// fft16
module fft16 (
    input  wire              clk,
    input  wire              rst_n,
    input  wire              start,
    input  wire signed [8:0] din_i,
    input  wire signed [8:0] din_q,
    output wire              ready,
    output wire              dout_valid,
    output wire signed [8:0] dout_i,
    output wire signed [8:0] dout_q
);
Settings: LEC_CHECK=0, ABC_AREA=1, CAP_MARGIN=20, CELL_PAD_IN_SITES_DETAIL_PLACEMENT=0, CORE_MARGIN=2, CORE_UTILIZATION=71, CTS_CLUSTER_DIAMETER=230, CTS_CLUSTER_SIZE=42, GPL_ROUTABILITY_DRIVEN=1, PLACE_DENSITY_LB_ADDON=0.09, SLEW_MARGIN=20; clock period 5.5 ns.
run.sh (not shown) runs the stock make flow with config.mk's settings and CLKGATE_MAP_FILE=.
The baseline failed in global routing.
Rerun with:
ABC_AREA = not set   (was 1)
CELL_PAD_IN_SITES_DETAIL_PLACEMENT = not set   (was 0)
CORE_UTILIZATION = 40   (was 71)
CTS_CLUSTER_DIAMETER = not set   (was 230)
CTS_CLUSTER_SIZE = not set   (was 42)
GPL_ROUTABILITY_DRIVEN = not set   (was 1)
PLACE_DENSITY_LB_ADDON = not set   (was 0.09)
clock period = 10.0 ns   (was 5.5 ns; I/O delays follow)
=> The new run finished with timing, DRC and antenna clean. Die size increases by 71%. Synthesized area decreases by 3.1%. Synthesized cell count went down by 18%.
Rerun with:
CORE_UTILIZATION = 64   (was 40)
clock period = 11.1 ns   (was 10.0 ns; I/O delays follow)
Outcome: The changed run ran to the end with no violations; utilization grows by 23 points; design area falls by 8.1%; global-route usage went up by 12 points; area after synthesis does not change; synthesized cell count stays the same; die size came out lower by 37%.


fft16 again, from the RTL that the note above started with.
export LEC_CHECK = 0
export ABC_AREA = 1
export CAP_MARGIN = 35
export CELL_PAD_IN_SITES_DETAIL_PLACEMENT = 1
export CELL_PAD_IN_SITES_GLOBAL_PLACEMENT = 2
export CORE_MARGIN = 4
export CORE_UTILIZATION = 33
export CTS_CLUSTER_SIZE = 91
export GPL_ROUTABILITY_DRIVEN = 1
export GPL_TIMING_DRIVEN = 0
export MIN_ROUTING_LAYER = met1
export SETUP_SLACK_MARGIN = 0.78
export SLEW_MARGIN = 15
export TNS_END_PERCENT = 20
create_clock -name core_clock -period 9.21 [get_ports {clk}]
The first run finished with setup timing left.
Next try:
Settings changed: ABC_AREA 1 to not set, CAP_MARGIN 35 to 20, CELL_PAD_IN_SITES_DETAIL_PLACEMENT 1 to not set, CELL_PAD_IN_SITES_GLOBAL_PLACEMENT 2 to 1, CORE_MARGIN 4 to 2, GPL_ROUTABILITY_DRIVEN 1 to 0, GPL_TIMING_DRIVEN 0 to not set, MIN_ROUTING_LAYER met1 to not set.
Clock period 9.21 ns to 5.91 ns, I/O delays scaled along.
What happened:
- The new run finished but failed the layout checks on setup timing
- fmax climbs by about 0.8%
- wire length drops by 13%
- setup slack gets worse by 3.2 ns
- register-to-register slack gets worse by 3.2 ns
- critical path depth drops by 12
Next try:
Settings changed: ABC_AREA set to 1, CAP_MARGIN 20 to 35, CORE_MARGIN 2 to 4, GPL_ROUTABILITY_DRIVEN 0 to 1, GPL_TIMING_DRIVEN set to 0, MIN_ROUTING_LAYER set to met2.
The changed run completed, yet does not pass: setup timing.
First-iteration DRC count climbs to 3.3 times its value.
Count of clock-buffer cells in the layout increases by 7.
Routed wire length went up by 5.3%.
Non-clock buffer count decreases by 653.
Clock skew rose by 0.031 ns.
Next try:
Settings changed: ABC_AREA 1 to not set, CAP_MARGIN 35 to 20, CELL_PAD_IN_SITES_DETAIL_PLACEMENT set to 1, CELL_PAD_IN_SITES_GLOBAL_PLACEMENT 1 to not set, CORE_MARGIN 4 to 2, CTS_CLUSTER_SIZE 91 to not set, GPL_TIMING_DRIVEN 0 to not set, PLACE_DENSITY set to 0.59, SETUP_SLACK_MARGIN 0.78 to not set, SLEW_MARGIN 15 to 20, TNS_END_PERCENT 20 to not set.
Clock period 5.91 ns to 8.73 ns, I/O delays scaled along.
Outcome: The new run finished but fails on setup timing. Routed wire length rose by 9.4%. Critical path depth does not change. Worst hold slack degrades by 0.019 ns.
Next try:
Settings changed: CELL_PAD_IN_SITES_DETAIL_PLACEMENT 1 to not set, CORE_UTILIZATION 33 to 40, GPL_ROUTABILITY_DRIVEN 1 to not set, MIN_ROUTING_LAYER met2 to not set, PLACE_DENSITY 0.59 to not set.
Clock period 8.73 ns to 9.91 ns, I/O delays scaled along.
=> Now the flow completed with no timing, DRC or antenna violations; final cell count drops by 8.5%; sequential share of layout area went up by 2.6 points.
Next try:
Settings changed: CORE_UTILIZATION 40 to 56.
Outcome: The changed run finished clean. Cell count shrinks by 6.8%. Count of clock-buffer cells in the layout stays the same. Maximum frequency barely changes. Area after synthesis does not change. Worst hold slack is better by 0.0042 ns.


Starting RTL as in the previous note.
clock: 8.43 ns
lec_check: 0
abc_area: 1
cap_margin: 20
core_margin: 2
core_utilization: 71
place_density_lb_addon: 0.06
setup_slack_margin: 2.51
slew_margin: 20
The baseline failed in global routing (5_1_grt) with GRT-0232.
Change:
CTS_CLUSTER_SIZE = 72   (was default)
SETUP_SLACK_MARGIN = -0.82   (was 2.51)
Now the flow completed and failed the layout checks on negative setup slack.
Die size stays the same.
Synthesized area does not change.
Synthesized cell count does not change.


== run A ==
fft16 again, from the RTL that the note above started with.
Settings: LEC_CHECK=0, ABC_AREA=0, CAP_MARGIN=20, CELL_PAD_IN_SITES_DETAIL_PLACEMENT=0, CORE_MARGIN=2, CORE_UTILIZATION=40, GPL_ROUTABILITY_DRIVEN=1, PLACE_DENSITY_LB_ADDON=0.28, SETUP_SLACK_MARGIN=-0.55, SLEW_MARGIN=20; clock period 13.9 ns.
Run A was carried through to the last stage, and its layout satisfied the timing, design-rule and antenna checks.
Here is what was changed in the inputs of run B compared with run A.
- an added CTS_CLUSTER_DIAMETER of 176
- an added TNS_END_PERCENT of 15
- an added CTS_CLUSTER_SIZE of 11
- a change of ABC_AREA from 0 to 1
## What came out
- Compared with run A, in run B relative area change from synthesis to final layout fell 0.61 points, initial DRC count went down by 232, initial antenna violation count increased 4, setup slack of the critical path after layout went up 0.11 ns.
- On area of the core: between run B and run A, it ends up higher for run B.
- Relative to run A, the number of unique standard cell types used by synthesis measured on run B has decreased by more than a quarter.
- Measured against run A, the cell count in the Yosys report of run B comes out at 1.2 times the reference value.
- The sequential share of layout area of run B is lower than that of run A.
Edits applied to the flow inputs when going from run B to run C:
- PLACE_DENSITY now 0.35, previously not set
- TNS_END_PERCENT no longer set, was 15
- CTS_CLUSTER_SIZE no longer set, was 11
- CORE_ASPECT_RATIO now 1.04, previously not set
- PLACE_DENSITY_LB_ADDON no longer set, was 0.28
- CTS_CLUSTER_DIAMETER no longer set, was 176
- CORE_UTILIZATION now 72, was 40
- the clock period (ns, I/O delays scaled along) now 12.4, was 13.9
==> results <==
- Run C | stages: all done | timing, DRC, antenna: all pass
- The lower iteration-0 DRC count of the detailed router came out of run B.
- On maximum frequency, run B and run C are neck and neck.
- [compare] base=run B new=run C: area fraction of clock buffers and clock inverters went up by 0.26 points, area of the die fell about 44%.
- Post-placement cell area: run B and run C compared, higher one is run B
- Initial antenna violation count | run C above run B
- Any difference in worst hold slack between run B and run C is small enough to ignore.
> inputs changed (run C -> run D)
- SETUP_SLACK_MARGIN now -1.27, was -0.55
- PLACE_DENSITY no longer set, was 0.35
- PLACE_DENSITY_LB_ADDON now 0.27, previously not set
- the clock period (ns, I/O delays scaled along) now 12.8, was 12.4
--- outcome ---
After detailed routing, run C needs more wire than run D.
On hold slack: run D sits above run C.
Fmax, run C and run D, higher one = run D.
Between run C and run D, post-layout period usage of the worst path decreased.
| number of antenna violations at the first check in global routing | lower: run D |
Run C → run D: layout overhead on the synthesized area about even, number of buffer and inverter stages on the critical path shows an increase of 2, final HPWL from detailed placement lost 2800 µm, final cell count without fillers neither gained nor lost much, final clock skew closely matched the old numbers.


== lagoon ==
Starting RTL as in the previous note.
Design fft16, start of the top module:
module fft16 (
    input  wire              clk,
    input  wire              rst_n,
    input  wire              start,
    input  wire signed [8:0] din_i,
    input  wire signed [8:0] din_q,
    output wire              ready,
    output wire              dout_valid,
    output wire signed [8:0] dout_i,
    output wire signed [8:0] dout_q
);
make LEC_CHECK=0 ABC_AREA=1 CAP_MARGIN=35 CELL_PAD_IN_SITES_DETAIL_PLACEMENT=1 CELL_PAD_IN_SITES_GLOBAL_PLACEMENT=2 CORE_MARGIN=4 CORE_UTILIZATION=33 CTS_CLUSTER_SIZE=91 GPL_ROUTABILITY_DRIVEN=0 GPL_TIMING_DRIVEN=0 MIN_ROUTING_LAYER=met2 SETUP_SLACK_MARGIN=0.78 SLEW_MARGIN=15 TNS_END_PERCENT=20 finish   # period 5.91 ns
Although it ran to completion, lagoon produced a layout that fails the final checks because of setup timing.
What harbor does differently from lagoon at the input level:
- removing MIN_ROUTING_LAYER (formerly met2)
- changing CORE_UTILIZATION from 33 to 40
- removing ABC_AREA (formerly 1)
- removing GPL_ROUTABILITY_DRIVEN (formerly 0)
- removing SETUP_SLACK_MARGIN (formerly 0.78)
- removing CTS_CLUSTER_SIZE (formerly 91)
- removing GPL_TIMING_DRIVEN (formerly 0)
- changing SLEW_MARGIN from 15 to 20
- changing CORE_MARGIN from 4 to 2
- setting CORE_ASPECT_RATIO to 1.08 for the first time
- removing TNS_END_PERCENT (formerly 20)
- removing CELL_PAD_IN_SITES_DETAIL_PLACEMENT (formerly 1)
- removing CELL_PAD_IN_SITES_GLOBAL_PLACEMENT (formerly 2)
- changing the clock period (ns, I/O delays scaled along) from 5.91 to 10.0
--- outcome ---
No stage failed in harbor, and the final checks on the layout all came back clean.
Compared harbor vs lagoon, and global-route usage is down in harbor.
On share of the clock period used by the worst path after layout: between harbor and lagoon, it ends up higher for lagoon.
Detailed-routed wire length on met3 | harbor below lagoon
Input changes introduced in onyx (baseline for comparison: harbor):
- a deleted CORE_ASPECT_RATIO that had been 1.08
- an added TNS_END_PERCENT of 30
- a change of CORE_UTILIZATION from 40 to 68
- a change of CAP_MARGIN from 35 to 20
- a change of the clock period (ns, I/O delays scaled along) from 10.0 to 8.53
Results
The flow completed for onyx, but it is not clean: the layout still shows setup timing. harbor was carried through to the last stage, and its layout satisfied the timing, design-rule and antenna checks. The met2 wire length of onyx is lower than that of harbor. Per the comparison of onyx with harbor, worst setup slack moved down, sum of negative setup slack moved down, highest attainable clock frequency level.
Inputs modified between onyx and fjord:
- CTS_CLUSTER_SIZE newly set to 98
- PLACE_DENSITY newly set to 0.36
- the clock period (ns, I/O delays scaled along) changed from 8.53 to 6.75
--- outcome ---
Layout checks on fjord: not met. Flow itself completed; violations: setup timing. Taking onyx as the reference, in fjord overall routing resource usage moved up, floorplan core density level, critical path depth moved down, area of placed instances moved up. onyx → fjord: post-CTS repair timing setup buffer count shows an increase of 5, routed wire length shows an increase of about 4.6%, worst setup slack shows a reduction of 1.87 ns, cell area shows an increase of 2.3%, worst-case headroom to the max-slew limit shows a reduction of 2.3 points.
